## run A
==> flow/design.v (excerpt) <==
module Dmac_Top (
    input  logic        clk,
    input  logic        rst,
    input  logic        write,
    input  logic        HSel,
    input  logic [1:0]  STrans,
    input  logic [31:0] HWData,
    input  logic [31:0] HAddr,
    input  logic [31:0] MRData,
    input  logic        HReady,
    input  logic [1:0]  M_HResp,
    output logic HReadyOut,
    output logic [1:0] S_HResp,
    input  logic [1:0]  DmacReq,      
    input  logic        Bus_Grant,   
    output logic [31:0] MAddress,
    output logic [31:0] MWData,
    output logic [3:0]  MBurst_Size,
    output logic        MWrite,
    output logic [1:0]  MTrans,
    output logic [3:0]  MWStrb,
    output logic        Bus_Req,
    output logic        Interrupt,
    output logic [1:0]  ReqAck
);
    logic con_sel, con_en, irq, con_new_sel, C_config;
    logic hold;
    logic channel_en_1, channel_en_2;
    Dmac_Main_Datapath datapath_inst (
        .clk            (clk),
        .rst            (rst),
        .write          (write),
        .HSel           (HSel),
        .STrans         (STrans),
        .channel_en_1   (channel_en_1),
        .channel_en_2   (channel_en_2),
        .HWData         (HWData),
        .HAddr          (HAddr),
        .MRData         (MRData),
        .HReady         (HReady),
        .M_HResp          (M_HResp),
        .con_en         (con_en),
        .con_sel        (con_sel),
        .C_config       (C_config),
        .irq            (irq),
  ...
Size: roughly 4300 cells after synthesis, roughly 1400 flip-flops, about 190 I/O pins, roughly 0.063 mm2 of cells after synthesis.
Settings: LEC_CHECK=0, CAP_MARGIN=20, CORE_MARGIN=2, CORE_UTILIZATION=40, PLACE_DENSITY=0.6, SLEW_MARGIN=20; clock period 8.59 ns.
run.sh (not shown) runs the stock make flow with config.mk's settings and CLKGATE_MAP_FILE=.
diff inputs: run A => run B
Settings: changing CORE_UTILIZATION from 40 to 60; setting CTS_CLUSTER_SIZE to 81 for the first time; changing the clock period (ns, I/O delays scaled along) from 8.59 to 10.0.
Results
Between run B and run A, it is run B whose critical path depth is lower, by 1. Slack of the critical path | run B above run A. Diff run A -> run B: clock network fraction of design power decreased by 0.6 points relative to the old numbers; global-route usage increased by 9.9 points relative to the old numbers. Relative to run A, critical path buffer and inverter count has decreased by 2 in run B. Diff run A -> run B: non-clock buffer count +about 0.8%, die size -33%. Of the two values seen for timing endpoint of the critical path, MAddress[29] was produced by run A and MAddress[31] by run B.
For run C, these inputs were changed with respect to run B:
Settings: removing CTS_CLUSTER_SIZE (formerly 81); changing CORE_UTILIZATION from 60 to 44; changing the clock period (ns, I/O delays scaled along) from 10.0 to 5.41.
Notes after the runs:
Sort run B and run C by switching share of power asc -> top: run B
Run C ends up with lower global routing usage summed across all routing layers than run B does.
Run C vs. run B: first-iteration DRC count went up by about 0.47%.
Summary: with run B as the reference, wire length in run C moved up by a little under 10%.
Sort run B and run C by transition time at the pin with the least slew margin, ascending, and run C comes first.
Run B → run C: insertion delay at the late pin of the worst-skew pair rose 0.03 ns, non-clock buffer count rose about 37%.
First-pass GRT wire length: run C worse than run B
Final clock period utilization by the worst path (lower): run B
Input-level comparison between run D and run C:
Settings: ABC_AREA: unset -> 1; CORE_UTILIZATION: 44 -> 71; the clock period (ns, I/O delays scaled along): 5.41 -> 2.6.
## What came out
Relative to run C, multiplexer area fraction after synthesis decreased by 14 points in run D. For post-placement cell count, dividing the value from run C by the value from run D gives 0.69. Share of the synthesized netlist area taken by xor and xnor gates ended up 0.31 points lower on run D than on run C. Delta (run D minus run C): count of unique library cells instantiated by Yosys saw a decrease, placed standard-cell area shows an increase of about 15%. Run D did not finish; a tool error ended it in 5_1_grt. Against run C, die size in run D fell by more than a quarter. NOTE synthesized netlist cell count run C->run D increased by more than half. Core utilization before placement: run D higher than run C. Comparing run D against run C, there is no change at all in count of input and output buffers. [compare] base=run C new=run D: number of standard cells reported by yosys grew by about 70%; synthesized area moved up.
[inputs] run E vs run D
Settings: CTS_CLUSTER_SIZE newly set to 100; ABC_AREA removed (was 1); CORE_UTILIZATION changed from 71 to 61; the clock period (ns, I/O delays scaled along) changed from 2.6 to 7.7.
==> comparison <==
Every stage of the flow completed for run E, and the final layout passed the timing, DRC and antenna checks.
Run D → run E: number of buffers inserted to repair setup after CTS lost 78; area of the mapped netlist moved down; number of gates resized after CTS lower.
The inputs of run F differ from those of run E as listed below.
Settings: swapping 61 for 72 in CORE_UTILIZATION; clearing CTS_CLUSTER_SIZE, which used to be 100; swapping 7.7 for 5.09 in the clock period (ns, I/O delays scaled along).
### Flow results
Layout checks on run F: not met. Flow itself completed; violations: setup timing. [compare] base=run E new=run F: register bit total from synthesis roughly the same; design area higher. Sort run F and run E by worst-path maximum fanout, descending, and run F comes first. Run F against run E: routed length on met3 moved up; overall power after layout now sits higher; number of nets in the final layout went up. Run F: transition at the pin with the smallest max-transition slack 0.051 ns above run E. Comparing run F and run E, the higher number of stages on the worst setup path is on run E. Run F has area fraction of clock buffers and clock inverters below what run E had. Against run E, met1 wire length in run F fell by a few percent. The die used by run F is smaller than the one used by run E.

---

Dmac_Top again, from the RTL that the note above started with.
export LEC_CHECK = 0
export CAP_MARGIN = 20
export CORE_ASPECT_RATIO = 0.53
export CORE_MARGIN = 2
export CORE_UTILIZATION = 72
export CTS_CLUSTER_SIZE = 48
export PLACE_DENSITY = 0.65
export SLEW_MARGIN = 20
create_clock -name core_clock -period 6.46 [get_ports {clk}]
Edit:
--- a/flow/config.mk
+++ b/flow/config.mk
@@ -8,7 +8,5 @@
 export CAP_MARGIN = 20
-export CORE_ASPECT_RATIO = 0.53
 export CORE_MARGIN = 2
-export CORE_UTILIZATION = 72
-export CTS_CLUSTER_SIZE = 48
-export PLACE_DENSITY = 0.65
+export CORE_UTILIZATION = 70
+export CTS_CLUSTER_SIZE = 36
 export SLEW_MARGIN = 20
==> flow/constraint.sdc (replaced) <==
create_clock -name core_clock -period 4.78 [get_ports {clk}]
set_input_delay 0.9560 -clock core_clock [delete_from_list [all_inputs] [get_ports {clk}]]
set_output_delay 0.9560 -clock core_clock [all_outputs]
set_load 0.01 [all_outputs]
This time the run finished with setup timing left.
Combinational power came out higher by well over a third.
Synthesized area is unchanged.
Design area came out higher by a few percent.
Critical path depth came out higher by 2.
Edit:
--- a/flow/config.mk
+++ b/flow/config.mk
@@ -10,3 +10,5 @@
 export CORE_UTILIZATION = 70
-export CTS_CLUSTER_SIZE = 36
+export HOLD_SLACK_MARGIN = -0.1
+export PLACE_DENSITY = 0.6
+export SETUP_SLACK_MARGIN = 0.61
 export SLEW_MARGIN = 20
==> flow/constraint.sdc (replaced) <==
create_clock -name core_clock -period 4.82 [get_ports {clk}]
set_input_delay 0.9640 -clock core_clock [delete_from_list [all_inputs] [get_ports {clk}]]
set_output_delay 0.9640 -clock core_clock [all_outputs]
set_load 0.01 [all_outputs]
The new run finished but fails on setup timing.
Worst hold slack improves by 0.0064 ns.
Register-to-register slack gains 0.06 ns.
Total power is about the same.
Routed wire length climbs by 1.3%.
Sequential power stays flat.
Count of clock-buffer cells in the layout fell by 2.
Design area grows by 0.70%.
Edit:
--- a/flow/config.mk
+++ b/flow/config.mk
@@ -9,6 +9,4 @@
 export CORE_MARGIN = 2
-export CORE_UTILIZATION = 70
-export HOLD_SLACK_MARGIN = -0.1
+export CORE_UTILIZATION = 26
 export PLACE_DENSITY = 0.6
-export SETUP_SLACK_MARGIN = 0.61
 export SLEW_MARGIN = 20
==> flow/constraint.sdc (replaced) <==
create_clock -name core_clock -period 14.6 [get_ports {clk}]
set_input_delay 2.9200 -clock core_clock [delete_from_list [all_inputs] [get_ports {clk}]]
set_output_delay 2.9200 -clock core_clock [all_outputs]
set_load 0.01 [all_outputs]
This time the run completed with no timing, DRC or antenna violations.
Wire length drops by 12%.
Final cell count climbs by 32%.
Critical path depth drops by 2.
Die area climbs to 2.7 times its value.
Worst setup slack gets better by 4.6 ns.
Register-to-register slack gets better by 8.8 ns.
Clock skew climbs by 0.029 ns.
Count of clock-buffer cells in the layout drops by 6.
Area after synthesis stays the same.
Total power drops by 67%.
Cell area climbs by 0.45%.
No activity file was given, so power comes from the tool's default toggle rates.
